Design draw_lines, start of the top module:
module draw_lines(
      input                                      i_clk,
      input                                      i_reset,
      input                    [P_X_COORD_W-1:0] i_x0,
      input                    [P_X_COORD_W-1:0] i_x1,
      input                    [P_Y_COORD_W-1:0] i_y0,
      input                    [P_Y_COORD_W-1:0] i_y1,
      input                                      i_start,
      input                                      i_load_fifo,
      output                                     o_waiting,
      output                                     o_fifo_full,
      output                                     o_wr,
      output                [P_LOG2_RAM_DEPTH-1:0] o_addr
    );
Size: ~4,200 cells after synthesis, roughly 920 flip-flops, ~70 I/O pins, roughly 0.044 sq mm of cells after synthesis.
clock: 2.59 ns
lec_check: 0
abc_area: 1
cap_margin: 20
core_margin: 2
core_utilization: 72
cts_cluster_size: 15
hold_slack_margin: 0.28
place_density_lb_addon: 0.01
setup_slack_margin: 0.75
slew_margin: 20
run.sh (not shown) runs the stock make flow with config.mk's settings and CLKGATE_MAP_FILE=.
The baseline completed, yet does not pass: negative setup slack.
Edit:
Settings changed: ABC_AREA 1 to default, CORE_UTILIZATION 72 to 64, CTS_CLUSTER_SIZE 15 to default, HOLD_SLACK_MARGIN 0.28 to default, PLACE_DENSITY_LB_ADDON 0.01 to default, SETUP_SLACK_MARGIN 0.75 to default.
The changed run completed and failed the layout checks on negative setup slack.
Total power is lower by 3.3%.
First-iteration DRC count is lower by 34%.
Synthesized area is lower by 3.3%.
Routed wire length is lower by 8.4%.
Edit:
Settings changed: CORE_UTILIZATION 64 to 66, SETUP_SLACK_MARGIN from default to 0.8.
Clock period 2.59 ns to 3.36 ns, I/O delays scaled along.
Effect: The new run finished with negative setup slack left. Clock-buffer cell count falls by 7. Clock power drops by 20%. Total power falls by 24%. Final area fell by 3.3%. Final cell count shrinks by 3.6%. Wire length fell by 1.1%. Critical path depth does not change. Global-route usage rose by 0.33 points.
Edit:
Settings changed: ABC_AREA from default to 1, CAP_MARGIN 20 to 5, CORE_ASPECT_RATIO from default to 0.92, CORE_UTILIZATION 66 to 70, CTS_CLUSTER_SIZE from default to 73, HOLD_SLACK_MARGIN from default to 0.3, SETUP_SLACK_MARGIN 0.8 to -0.13.
Clock period 3.36 ns to 2.61 ns, I/O delays scaled along.
What happened: The new run finished but failed the layout checks on negative setup slack. Sequential power climbs by 29%. Cell area hardly moves. Global-route usage rose by 2.1 points. Area after synthesis grows by 3.4%. Hold slack gains 0.15 ns. Synthesized cell count came out higher by 53%.
Edit:
Settings changed: ABC_AREA 1 to default, CAP_MARGIN 5 to 20, CORE_ASPECT_RATIO 0.92 to default, CORE_UTILIZATION 70 to 40, CTS_CLUSTER_SIZE 73 to default, GPL_TIMING_DRIVEN from default to 0, HOLD_SLACK_MARGIN 0.3 to default, PLACE_DENSITY_LB_ADDON from default to 0.24, SETUP_SLACK_MARGIN -0.13 to default, SLEW_MARGIN 20 to 35.
Clock period 2.61 ns to 5.0 ns, I/O delays scaled along.
The changed run ran to the end with no violations.
Flip-flop count stays the same.
Worst setup slack gets better by 1.5 ns.
Power came out lower by 53%.
Final cell count came out lower by 20%.
Clock skew came out lower by 0.031 ns.
Die area came out higher by 68%.
Count of clock-buffer cells in the layout came out higher by 4.
Via count came out lower by 32%.
Synthesized cell count came out lower by 35%.
Edit:
Settings changed: ABC_AREA from default to 1, CORE_UTILIZATION 40 to 72, CTS_CLUSTER_SIZE from default to 10, GPL_TIMING_DRIVEN 0 to default, PLACE_DENSITY_LB_ADDON 0.24 to default, SETUP_SLACK_MARGIN from default to 0.39, SLEW_MARGIN 35 to 20, TNS_END_PERCENT from default to 5.
Clock period 5.0 ns to 3.65 ns, I/O delays scaled along.
The new run ran to the end with violations: negative setup slack.
Total power goes up by 40%.
Via count goes up by 33%.
Worst hold slack degrades by 0.016 ns.
Register-to-register slack improves by 0.04 ns.
Clock skew goes down by 0.013 ns.
Die size goes down by 42%.
Wire length goes up by 3.3%.
Design area goes up by 1.8%.

---

== run 1 ==
Starting RTL as in the previous note.
clock: 5.97 ns
lec_check: 0
abc_area: 1
cap_margin: 20
core_aspect_ratio: 1.28
core_margin: 2
core_utilization: 17
cts_cluster_diameter: 161
gpl_routability_driven: 1
gpl_timing_driven: 1
min_routing_layer: met1
place_density: 0.64
setup_slack_margin: 0.47
slew_margin: 20
tns_end_percent: 20
The flow did not stop early for run 1: all stages ran, and the layout cleared the timing, DRC and antenna checks.
Input-level comparison between run 2 and run 1:
# run 1
export LEC_CHECK = 0
export ABC_AREA = 1
export CAP_MARGIN = 20
export CORE_ASPECT_RATIO = 1.28
export CORE_MARGIN = 2
export CORE_UTILIZATION = 17
export CTS_CLUSTER_DIAMETER = 161
export GPL_ROUTABILITY_DRIVEN = 1
export GPL_TIMING_DRIVEN = 1
export MIN_ROUTING_LAYER = met1
export PLACE_DENSITY = 0.64
export SETUP_SLACK_MARGIN = 0.47
export SLEW_MARGIN = 20
export TNS_END_PERCENT = 20
create_clock -name core_clock -period 5.97 [get_ports {i_clk}]
# run 2
export LEC_CHECK = 0
export CAP_MARGIN = 20
export CELL_PAD_IN_SITES_GLOBAL_PLACEMENT = 2
export CORE_ASPECT_RATIO = 1.21
export CORE_MARGIN = 2
export CORE_UTILIZATION = 29
export CTS_CLUSTER_DIAMETER = 296
export PLACE_DENSITY_LB_ADDON = 0.26
export SLEW_MARGIN = 20
create_clock -name core_clock -period 6.28 [get_ports {i_clk}]
Findings:
Run 1 did not stop at any stage, and its layout met the timing, DRC and antenna checks. The flow did not stop early for run 2: all stages ran, and the layout cleared the timing, DRC and antenna checks. Per the comparison of run 2 with run 1, number of cells in Yosys stat moved down; cell area moved down; count of mapped cells out of synthesis moved down; number of antenna repair diodes moved up; total internal power level. Against run 1, wire length of the first global-routing pass in run 2 came out better.
Changes in run 3 relative to run 2:
# run 2
export LEC_CHECK = 0
export CAP_MARGIN = 20
export CELL_PAD_IN_SITES_GLOBAL_PLACEMENT = 2
export CORE_ASPECT_RATIO = 1.21
export CORE_MARGIN = 2
export CORE_UTILIZATION = 29
export CTS_CLUSTER_DIAMETER = 296
export PLACE_DENSITY_LB_ADDON = 0.26
export SLEW_MARGIN = 20
create_clock -name core_clock -period 6.28 [get_ports {i_clk}]
# run 3
export LEC_CHECK = 0
export ABC_AREA = 1
export CAP_MARGIN = 20
export CELL_PAD_IN_SITES_GLOBAL_PLACEMENT = 2
export CORE_MARGIN = 2
export CORE_UTILIZATION = 40
export CTS_CLUSTER_DIAMETER = 218
export MAX_ROUTING_LAYER = met4
export PLACE_DENSITY_LB_ADDON = 0.21
export SETUP_SLACK_MARGIN = 0.88
export SLEW_MARGIN = 20
create_clock -name core_clock -period 5.0 [get_ports {i_clk}]
==> results <==
Via count went up by more than a quarter going from run 2 to run 3.
Number of clock buffers in the layout: run 3 > run 2
The overall global routing resource usage in run 3 sits 6.6 points above the value recorded for run 2.
Run 2 → run 3: critical path required time dropped 1020 ps, final worst slack shrank by 220 ps, average footprint of a synthesized cell shrank by 32%.
Diff run 2 -> run 3: worst-case headroom to the max-slew limit shows a reduction of 1.9 points, wire length higher.
Setup changes, run 3 to run 4
# run 3
export LEC_CHECK = 0
export ABC_AREA = 1
export CAP_MARGIN = 20
export CELL_PAD_IN_SITES_GLOBAL_PLACEMENT = 2
export CORE_MARGIN = 2
export CORE_UTILIZATION = 40
export CTS_CLUSTER_DIAMETER = 218
export MAX_ROUTING_LAYER = met4
export PLACE_DENSITY_LB_ADDON = 0.21
export SETUP_SLACK_MARGIN = 0.88
export SLEW_MARGIN = 20
create_clock -name core_clock -period 5.0 [get_ports {i_clk}]
# run 4
export LEC_CHECK = 0
export ABC_AREA = 1
export CAP_MARGIN = 20
export CORE_MARGIN = 2
export CORE_UTILIZATION = 72
export CTS_CLUSTER_DIAMETER = 372
export CTS_CLUSTER_SIZE = 15
export PLACE_DENSITY_LB_ADDON = 0.01
export SETUP_SLACK_MARGIN = -0.24
export SLEW_MARGIN = 20
create_clock -name core_clock -period 2.59 [get_ports {i_clk}]
### Flow results
Finished, but not clean: run 4, with negative setup slack.
Having completed the whole flow, run 3 delivered a layout that passed the timing, DRC and antenna checks.
Run 4 vs run 3 on via count: run 4 is the higher one.
Compared with run 3, in run 4 overall power of the completed layout rose about 90%, die size now smaller, number of cells upsized or downsized after cts now sits higher, cell total after placement went down by 283.
Run 3 vs run 4, worst min-delay path class: reg -> reg vs in -> reg
#### Input delta (run 5 over run 4)
# run 4
export LEC_CHECK = 0
export ABC_AREA = 1
export CAP_MARGIN = 20
export CORE_MARGIN = 2
export CORE_UTILIZATION = 72
export CTS_CLUSTER_DIAMETER = 372
export CTS_CLUSTER_SIZE = 15
export PLACE_DENSITY_LB_ADDON = 0.01
export SETUP_SLACK_MARGIN = -0.24
export SLEW_MARGIN = 20
create_clock -name core_clock -period 2.59 [get_ports {i_clk}]
# run 5
export LEC_CHECK = 0
export CAP_MARGIN = 20
export CORE_MARGIN = 2
export CORE_UTILIZATION = 70
export SLEW_MARGIN = 20
create_clock -name core_clock -period 3.63 [get_ports {i_clk}]
### Flow results
As for a clean layout from run 5 and run 4, there is none.
Layout checks on run 5: not met. Flow itself completed; violations: negative setup slack.
Relative to run 4, minimum setup slack among reg-to-reg paths has increased by 370 ps in run 5.
Run 5 — all-layer global routing usage 1.7 points higher, run 4 as reference
[compare] base=run 4 new=run 5: non-filler instance count after layout decreased 1537; logic depth of the worst path, buffers included now sits higher; finished layout cell area fell 5.0%; final worst hold slack climbed 97 ps; wire length the detailed router placed on met1 lost 6.7%.
Looking at total detailed-routing wirelength across both flows, run 5 is the stronger of the two, with run 4 trailing.
Looking only at combinational power, and setting everything else aside, the lower value of run 5 and run 4 goes to run 5.
Power figures rest on the tool's default switching activity, not on a simulated workload.
